==> job 4949: inputs <==
==> flow/design.v <==
module division(input clk, input rst, input start, input [31:0] dividendo, divisor,
                output [31:0] cociente, residuo, output done);
reg [31:0] shift_register;
reg [31:0] pre_divisor;
reg [31:0] cont;
reg idle;                       
reg done_r;                     
reg [15:0] resta, pre_cocido, res, cocido;
always @ (posedge clk) begin
  done_r <= 1'b0;
  if (rst) begin
    idle = 1'b1;
  end else if (idle) begin
    if (start) begin
      cont = 32'b0;
      shift_register = {8'b0, dividendo[15:0]};
      pre_cocido = 16'b0;
      pre_divisor = divisor;
      shift_register = shift_register << 1;
      cont = cont + 1'b1;
      idle = 1'b0;
    end
  end else begin
    if (cont < 5'd17) begin
      if (shift_register[31:16] < pre_divisor[15:0]) begin
        pre_cocido = pre_cocido << 1;
      end else begin
        resta = shift_register[31:16] - pre_divisor[15:0];
        pre_cocido = pre_cocido << 1;
        pre_cocido[0] = 1'b1;
        shift_register[31:16] = resta;
      end
      shift_register = shift_register << 1;
      cont = cont + 1'b1;
    end else begin
      cocido = pre_cocido;
      res = shift_register[31:16]>>1;
      idle = 1'b1;
      done_r <= 1'b1;
    end
  end
end
assign cociente = {16'b0, cocido};
assign residuo = {16'b0, res};
assign done = done_r;
endmodule
==> flow/run.sh <==
#!/bin/bash
# the make line also repeats each setting of config.mk as NAME=value (left out here)
make -C /OpenROAD-flow-scripts/flow DESIGN_CONFIG=/design/flow/config.mk WORK_HOME=/design/flow/orfs CLKGATE_MAP_FILE= finish
==> flow/config.mk <==
export PLATFORM = sky130hd
export DESIGN_NAME = division
export DESIGN_NICKNAME = division
export VERILOG_FILES = /design/flow/design.v
export SDC_FILE = /design/flow/constraint.sdc
export NUM_CORES = 4
export LEC_CHECK = 0
export ABC_AREA = 1
export CAP_MARGIN = 20
export CORE_MARGIN = 2
export CORE_UTILIZATION = 72
export CTS_CLUSTER_DIAMETER = 237
export CTS_CLUSTER_SIZE = 10
export PLACE_DENSITY = 0.6
export SETUP_SLACK_MARGIN = 0.33
export SLEW_MARGIN = 20
==> flow/constraint.sdc <==
create_clock -name core_clock -period 2.55 [get_ports {clk}]
set_input_delay 0.5100 -clock core_clock [delete_from_list [all_inputs] [get_ports {clk}]]
set_output_delay 0.5100 -clock core_clock [all_outputs]
set_load 0.01 [all_outputs]
==> inputs of job 8515, as changes to job 4949 <==
--- a/flow/config.mk
+++ b/flow/config.mk
@@ -10,7 +10,6 @@
 export CORE_MARGIN = 2
 export CORE_UTILIZATION = 72
-export CTS_CLUSTER_DIAMETER = 237
-export CTS_CLUSTER_SIZE = 10
-export PLACE_DENSITY = 0.6
-export SETUP_SLACK_MARGIN = 0.33
+export CTS_CLUSTER_SIZE = 72
+export PLACE_DENSITY = 0.95
+export SETUP_SLACK_MARGIN = 0.48
 export SLEW_MARGIN = 20
==> flow/constraint.sdc (replaced) <==
create_clock -name core_clock -period 2.46 [get_ports {clk}]
set_input_delay 0.4920 -clock core_clock [delete_from_list [all_inputs] [get_ports {clk}]]
set_output_delay 0.4920 -clock core_clock [all_outputs]
set_load 0.01 [all_outputs]
==> results <==
	job 8515	job 4949
# port buffers	66	66
Post-CTS setup buffer count	29	9
Mux frac, synth	0	0
Final HPWL from detailed placement	11.4 mm	10.5 mm
Result of the run	stopped before the end	complete, no violations
Stage where the flow stopped	global routing	-
Sequential element share of the synthesized area	0.540	0.540
Chip Footprint	10,600 sq um	10,600 sq um
Die X	103 microns	103 microns
Top FF cell, synth	edfxtp_1	edfxtp_1
Number of storage elements in the synthesis netlist	128	128
Async S/R FF share, synth	0	0
Final weighted congestion in routability-driven placement	0.987	0.953
Post-cts resize count	47	12
Post-synthesis instance area	7080 sq um	7080 sq um
Worst slack, placed	0.150 ns	0.128 ns
XOR-XNOR Cells, Area Fraction	0.0136	0.0136
Init Core Util	0.734	0.734
Area post-placement	7860 sq um	7810 sq um


==> 08-28: inputs <==
RTL: the design.v shown in full above, as it stands there.
make LEC_CHECK=0 CAP_MARGIN=15 CELL_PAD_IN_SITES_DETAIL_PLACEMENT=2 CELL_PAD_IN_SITES_GLOBAL_PLACEMENT=3 CORE_ASPECT_RATIO=0.72 CORE_MARGIN=2 CORE_UTILIZATION=40 GPL_TIMING_DRIVEN=0 HOLD_SLACK_MARGIN=-0.1 MIN_ROUTING_LAYER=met2 SLEW_MARGIN=25 TNS_END_PERCENT=20 finish   # period 6.57 ns
run.sh (not shown) runs the stock make flow with config.mk's settings and CLKGATE_MAP_FILE=.
==> inputs of 08-06, as changes to 08-28 <==
CAP_MARGIN = 20   (was 15)
CELL_PAD_IN_SITES_DETAIL_PLACEMENT = not set   (was 2)
CELL_PAD_IN_SITES_GLOBAL_PLACEMENT = not set   (was 3)
CORE_ASPECT_RATIO = not set   (was 0.72)
GPL_TIMING_DRIVEN = not set   (was 0)
HOLD_SLACK_MARGIN = not set   (was -0.1)
MIN_ROUTING_LAYER = not set   (was met2)
PLACE_DENSITY = 0.6   (was not set)
SETUP_SLACK_MARGIN = 1.24   (was not set)
SLEW_MARGIN = 20   (was 25)
TNS_END_PERCENT = not set   (was 20)
==> flow/constraint.sdc (replaced) <==
create_clock -name core_clock -period 4.42 [get_ports {clk}]
set_input_delay 0.8840 -clock core_clock [delete_from_list [all_inputs] [get_ports {clk}]]
set_output_delay 0.8840 -clock core_clock [all_outputs]
set_load 0.01 [all_outputs]
==> results.yml <==
# synthesis and place-and-route metrics
outcome:
  run_status: "no timing/DRC/antenna violations"
critical_path:
  crit_path_max_fanout: 49
  worst_ep_required_time_ns: 6.68
  reg2reg_to: "pre_cocido[10]"
detailed_routing:
  detailroute.wirelength.met2_um: 8466
sta:
  final.setup.worst_slack_ns: 2.904
place:
  placed_insts: 784
  place_area_um2: 7323
global_route:
  fraction_of_met2_tracks_used_by_global_routing_pct: 36.04
cells_and_area:
  fillCellCount: 1494
pwr:
  switching_power_uw: 521.3
Source of the figures above: 08-28

==> results.yml <==
# synthesis and place-and-route metrics
pwr:
  switching_power_uw: 684.4
sta:
  final.setup.worst_slack_ns: 1.492
detailed_routing:
  detailroute.wirelength.met2_um: 5796
critical_path:
  worst_ep_required_time_ns: 4.34
  crit_path_max_fanout: 15
  reg2reg_to: "shift_register[21]"
outcome:
  run_status: "no timing/DRC/antenna violations"
place:
  place_area_um2: 6998
  placed_insts: 728
global_route:
  fraction_of_met2_tracks_used_by_global_routing_pct: 24.21
cells_and_area:
  fillCellCount: 1340
Source of the figures above: 08-06



==> sierra: inputs <==
RTL: the design.v shown in full above, as it stands there.
make LEC_CHECK=0 ABC_AREA=1 CAP_MARGIN=20 CORE_ASPECT_RATIO=0.69 CORE_MARGIN=2 CORE_UTILIZATION=72 CTS_CLUSTER_DIAMETER=355 CTS_CLUSTER_SIZE=10 PLACE_DENSITY=0.6 SLEW_MARGIN=20 TNS_END_PERCENT=5 finish   # period 2.74 ns
==> violet (differences from sierra) <==
Settings changed: ABC_AREA 1 to default, CORE_ASPECT_RATIO 0.69 to default, CORE_UTILIZATION 72 to 40, CTS_CLUSTER_DIAMETER 355 to default, CTS_CLUSTER_SIZE 10 to default, TNS_END_PERCENT 5 to default.
==> flow/constraint.sdc (replaced) <==
create_clock -name core_clock -period 10.0 [get_ports {clk}]
set_input_delay 2.0000 -clock core_clock [delete_from_list [all_inputs] [get_ports {clk}]]
set_output_delay 2.0000 -clock core_clock [all_outputs]
set_load 0.01 [all_outputs]
==> comparison <==
Between violet and sierra, the lower worst hold slack is in violet (gap 0.0042 ns).
Of violet and sierra, sierra has the higher wire length (gap 39%, measured against sierra).
Between violet and sierra, the lower final cell count is in violet (gap about 23%, measured against sierra).
Between violet and sierra, the lower clock skew is in sierra (gap 0.0032 ns).
The combinational power of sierra is 4.8 times that of violet.
Count of clock-buffer cells in the layout: sierra is lower than violet (9).
Synthesized cell count: sierra is larger than violet (about 60%).


==> zinc: inputs <==
RTL: the design.v shown in full above, as it stands there.
clock: 10.0 ns
lec_check: 0
cap_margin: 20
core_margin: 2
core_utilization: 68
cts_cluster_diameter: 399
cts_cluster_size: 98
place_density: 0.6
slew_margin: 20
==> quartz: changes against zinc <==
- CORE_UTILIZATION: 68 -> 58
- CTS_CLUSTER_DIAMETER: 399 -> unset
- CTS_CLUSTER_SIZE: 98 -> 21
==> flow/constraint.sdc (replaced) <==
create_clock -name core_clock -period 5.13 [get_ports {clk}]
set_input_delay 1.0260 -clock core_clock [delete_from_list [all_inputs] [get_ports {clk}]]
set_output_delay 1.0260 -clock core_clock [all_outputs]
set_load 0.01 [all_outputs]
==> garnet: changes against zinc <==
- ABC_AREA: unset -> 1
- CTS_CLUSTER_DIAMETER: 399 -> unset
- CTS_CLUSTER_SIZE: 98 -> unset
- SETUP_SLACK_MARGIN: unset -> 0.61
==> flow/constraint.sdc (replaced) <==
create_clock -name core_clock -period 2.46 [get_ports {clk}]
set_input_delay 0.4920 -clock core_clock [delete_from_list [all_inputs] [get_ports {clk}]]
set_output_delay 0.4920 -clock core_clock [all_outputs]
set_load 0.01 [all_outputs]
==> results <==
	garnet	quartz	zinc
Result of the run	complete, but fails checks	no timing/DRC/antenna violations	no timing/DRC/antenna violations
Reasons for failing layout checks	setup timing	-	-
HPWL reported at the end of detailed placement	10,600 um	7080 um	7160 um
Arrival time at the worst endpoint	3.03 ns	3.42 ns	4.69 ns
Worst ir drop on vdd	0.587 mV	0.229 mV	0.121 mV
Start point of the critical path	shift_register[24]$_SDFFCE_PP0P_	shift_register[16]$_DFFE_PP_	rst
Routed via count divided by cell count	6.52	5.33	5.63
Final Power	5.90 mW	2.46 mW	1.34 mW
Fraction of met1 tracks used by global routing	40.5%	25.7%	28.2%
Share of the final layout cell area in sequential cells	40.5%	51.7%	51.4%
Share of synthesized cell area in and-or and or-and compound cells	4.49%	4.91%	4.91%
Count of buffers added by post-CTS timing repair for setup	33	0	0
Mean cell area of the mapped netlist	9.23 um^2	12.9 um^2	12.9 um^2
Worst Hold Launch	pre_cocido[6]$_SDFFCE_PP0P_	pre_cocido[15]$_SDFFCE_PP0P_	pre_cocido[15]$_SDFFCE_PP0P_
Via count of the first global-routing pass	6,102	3,659	3,793
Power figures rest on the tool's default switching activity, not on a simulated workload.
